==> inputs of v19 <==
==> flow/design.v <==
module adder16_7 (
    input [5:0] alufn,
    input [15:0] a,
    input [15:0] b,
    output reg [15:0] out,
    output reg z,
    output reg n,
    output reg v
  );
  reg [15:0] sum;
  reg [15:0] xb;
  always @* begin
    xb = b ^ {5'h10{alufn[0+0-:1]}};
    case (alufn[0+1-:2])
      2'h0: begin
        sum = a + b;
      end
      2'h1: begin
        sum = a - b;
      end
      2'h2: begin
        sum = a * b;
      end
      2'h3: begin
        sum = xb + 1'h1;
      end
      default: begin
        sum = a - b;
      end
    endcase
    v = (a[15+0-:1] & xb[15+0-:1] & ~sum[15+0-:1]) | (~a[15+0-:1] & ~xb[15+0-:1] & sum[15+0-:1]);
    n = sum[15+0-:1];
    z = (~|sum);
    out = sum;
  end
endmodule
module boolean16_9 (
    input [5:0] alufn,
    input [15:0] a,
    input [15:0] b,
    output reg [15:0] out
  );
  always @* begin
    case (alufn[0+3-:4])
      4'h8: begin
        out = a & b;
      end
      4'he: begin
        out = a | b;
      end
      4'h6: begin
        out = a ^ b;
      end
      4'ha: begin
        out = a;
      end
      default: begin
        out = 16'h0000;
      end
    endcase
  end
endmodule
module compare16_10 (
    input [5:0] alufn,
    input z,
    input v,
    input n,
    output reg [15:0] out
  );
  always @* begin
    case (alufn[1+1-:2])
      2'h1: begin
        out = z;
      end
      2'h2: begin
        out = n ^ v;
      end
      2'h3: begin
        out = z | (n ^ v);
      end
      default: begin
        out = 1'h0;
      end
    endcase
  end
endmodule
module shifter16_8 (
    input [15:0] a,
    input [15:0] b,
    input [5:0] alufn,
    output reg [15:0] out
  );
  always @* begin
    case (alufn[0+1-:2])
      2'h0: begin
        out = a <<< b[0+4-:5];
      end
      2'h1: begin
        out = a >>> b[0+4-:5];
      end
      2'h3: begin
        out = $signed(a) >>> b[0+4-:5];
      end
      default: begin
        out = 1'h0;
      end
    endcase
  end
endmodule
module alu_3 (
    input [5:0] alufn,
    input [15:0] a,
    input [15:0] b,
    output reg [15:0] alu_output
  );
  wire [16-1:0] M_add_out;
  wire [1-1:0] M_add_z;
  wire [1-1:0] M_add_n;
  wire [1-1:0] M_add_v;
  reg [6-1:0] M_add_alufn;
  reg [16-1:0] M_add_a;
  reg [16-1:0] M_add_b;
  adder16_7 add (
    .alufn(M_add_alufn),
    .a(M_add_a),
    .b(M_add_b),
    .out(M_add_out),
    .z(M_add_z),
    .n(M_add_n),
    .v(M_add_v)
  );
  wire [16-1:0] M_shift_out;
  reg [16-1:0] M_shift_a;
  reg [16-1:0] M_shift_b;
  reg [6-1:0] M_shift_alufn;
  shifter16_8 shift (
    .a(M_shift_a),
    .b(M_shift_b),
    .alufn(M_shift_alufn),
    .out(M_shift_out)
  );
  wire [16-1:0] M_bool_out;
  reg [6-1:0] M_bool_alufn;
  reg [16-1:0] M_bool_a;
  reg [16-1:0] M_bool_b;
  boolean16_9 bool (
    .alufn(M_bool_alufn),
    .a(M_bool_a),
    .b(M_bool_b),
    .out(M_bool_out)
  );
  wire [16-1:0] M_comp_out;
  reg [6-1:0] M_comp_alufn;
  reg [1-1:0] M_comp_z;
  reg [1-1:0] M_comp_v;
  reg [1-1:0] M_comp_n;
  compare16_10 comp (
    .alufn(M_comp_alufn),
    .z(M_comp_z),
    .v(M_comp_v),
    .n(M_comp_n),
    .out(M_comp_out)
  );
  always @* begin
    M_add_a = a;
    M_add_b = b;
    M_add_alufn = alufn;
    if (alufn[5:4] == 2'h3) begin
      M_add_alufn[1:0] = 2'h1;
    end
    M_comp_v = M_add_v;
    M_comp_n = M_add_n;
    M_comp_z = M_add_z;
    M_comp_alufn = alufn;
    M_bool_a = a;
    M_bool_b = b;
    M_bool_alufn = alufn;
    M_shift_a = a;
    M_shift_b = b;
    M_shift_alufn = alufn;
    case (alufn[4+1-:2])
      2'h0: begin
        alu_output = M_add_out;
      end
      2'h1: begin
        alu_output = M_bool_out;
      end
      2'h2: begin
        alu_output = M_shift_out;
      end
      2'h3: begin
        alu_output = M_comp_out;
      end
      default: begin
        alu_output = 16'h0000;
      end
    endcase
  end
endmodule
module alu16_top (
    input clk,
    input [5:0] alufn,
    input [15:0] a,
    input [15:0] b,
    output reg [15:0] y
  );
  reg [5:0] alufn_q;
  reg [15:0] a_q;
  reg [15:0] b_q;
  wire [15:0] alu_out;
  alu_3 alu (
    .alufn(alufn_q),
    .a(a_q),
    .b(b_q),
    .alu_output(alu_out)
  );
  always @(posedge clk) begin
    alufn_q <= alufn;
    a_q <= a;
    b_q <= b;
    y <= alu_out;
  end
endmodule
==> flow/run.sh <==
#!/bin/bash
# the make line also repeats each setting of config.mk as NAME=value (left out here)
make -C /OpenROAD-flow-scripts/flow DESIGN_CONFIG=/design/flow/config.mk WORK_HOME=/design/flow/orfs CLKGATE_MAP_FILE= finish
==> flow/config.mk <==
export PLATFORM = sky130hd
export DESIGN_NAME = alu16_top
export DESIGN_NICKNAME = alu16_top
export VERILOG_FILES = /design/flow/design.v
export SDC_FILE = /design/flow/constraint.sdc
export NUM_CORES = 4
export LEC_CHECK = 0
export ABC_AREA = 0
export CAP_MARGIN = 20
export CELL_PAD_IN_SITES_GLOBAL_PLACEMENT = 3
export CORE_MARGIN = 2
export CORE_UTILIZATION = 39
export CTS_CLUSTER_DIAMETER = 306
export CTS_CLUSTER_SIZE = 100
export SLEW_MARGIN = 20
export TNS_END_PERCENT = 95
==> flow/constraint.sdc <==
create_clock -name core_clock -period 6.5 [get_ports {clk}]
set_input_delay 1.3000 -clock core_clock [delete_from_list [all_inputs] [get_ports {clk}]]
set_output_delay 1.3000 -clock core_clock [all_outputs]
set_load 0.01 [all_outputs]
==> inputs of v18, as changes to v19 <==
==> flow/config.mk (replaced) <==
export PLATFORM = sky130hd
export DESIGN_NAME = alu16_top
export DESIGN_NICKNAME = alu16_top
export VERILOG_FILES = /design/flow/design.v
export SDC_FILE = /design/flow/constraint.sdc
export NUM_CORES = 4
export LEC_CHECK = 0
export CAP_MARGIN = 20
export CORE_MARGIN = 2
export CORE_UTILIZATION = 72
export PLACE_DENSITY = 0.76
export SETUP_SLACK_MARGIN = -0.14
export SLEW_MARGIN = 20
export TNS_END_PERCENT = 5
==> flow/constraint.sdc (replaced) <==
create_clock -name core_clock -period 5.62 [get_ports {clk}]
set_input_delay 1.1240 -clock core_clock [delete_from_list [all_inputs] [get_ports {clk}]]
set_output_delay 1.1240 -clock core_clock [all_outputs]
set_load 0.01 [all_outputs]
==> inputs of v17, as changes to v19 <==
==> flow/config.mk (replaced) <==
export PLATFORM = sky130hd
export DESIGN_NAME = alu16_top
export DESIGN_NICKNAME = alu16_top
export VERILOG_FILES = /design/flow/design.v
export SDC_FILE = /design/flow/constraint.sdc
export NUM_CORES = 4
export LEC_CHECK = 0
export CAP_MARGIN = 20
export CORE_MARGIN = 2
export CORE_UTILIZATION = 68
export SETUP_SLACK_MARGIN = -0.14
export SLEW_MARGIN = 20
==> flow/constraint.sdc (replaced) <==
create_clock -name core_clock -period 5.62 [get_ports {clk}]
set_input_delay 1.1240 -clock core_clock [delete_from_list [all_inputs] [get_ports {clk}]]
set_output_delay 1.1240 -clock core_clock [all_outputs]
set_load 0.01 [all_outputs]
==> notes <==
v19 passed the timing, design-rule and antenna checks. v17 finished but fails on setup timing. v18 stopped in global routing with GRT-0232.
In synthesized area, v19 and v18 do not differ.
Against v19, the sequential power of v17 is larger by about 13%.
In v17 the fmax is larger than in v19, by about 8%.
Against v19, the via count of v17 is higher by 14%.
==> figures <==
Clock insertion delay at the later pin of the skew report: v19 320 ps; v17 320 ps; v18 -
Fraction of area in registers: v19 0.106; v17 0.102; v18 -
End of the worst hold path: v19 y[8]; v17 y[12]; v18 -
Ratio of final minimum period to clock period: v19 0.959; v17 1.03; v18 -
Switching part of the total power: v19 0.512; v17 0.513; v18 -
Multi-Input Combinational: v19 899; v17 899; v18 -
Clock transition at the registers of the reported paths: v19 90 ps; v17 80 ps; v18 -
CP Max Fanout: v19 9; v17 4; v18 -
Result of the run: v19 complete, no violations; v17 failed layout checks; v18 aborted with a tool error
Failing step: v19 -; v17 -; v18 global routing
Layout check failures: v19 -; v17 setup timing; v18 -
Actual slew at the worst max-slew pin: v19 1100 ps; v17 1010 ps; v18 -
Power figures rest on the tool's default switching activity, not on a simulated workload.
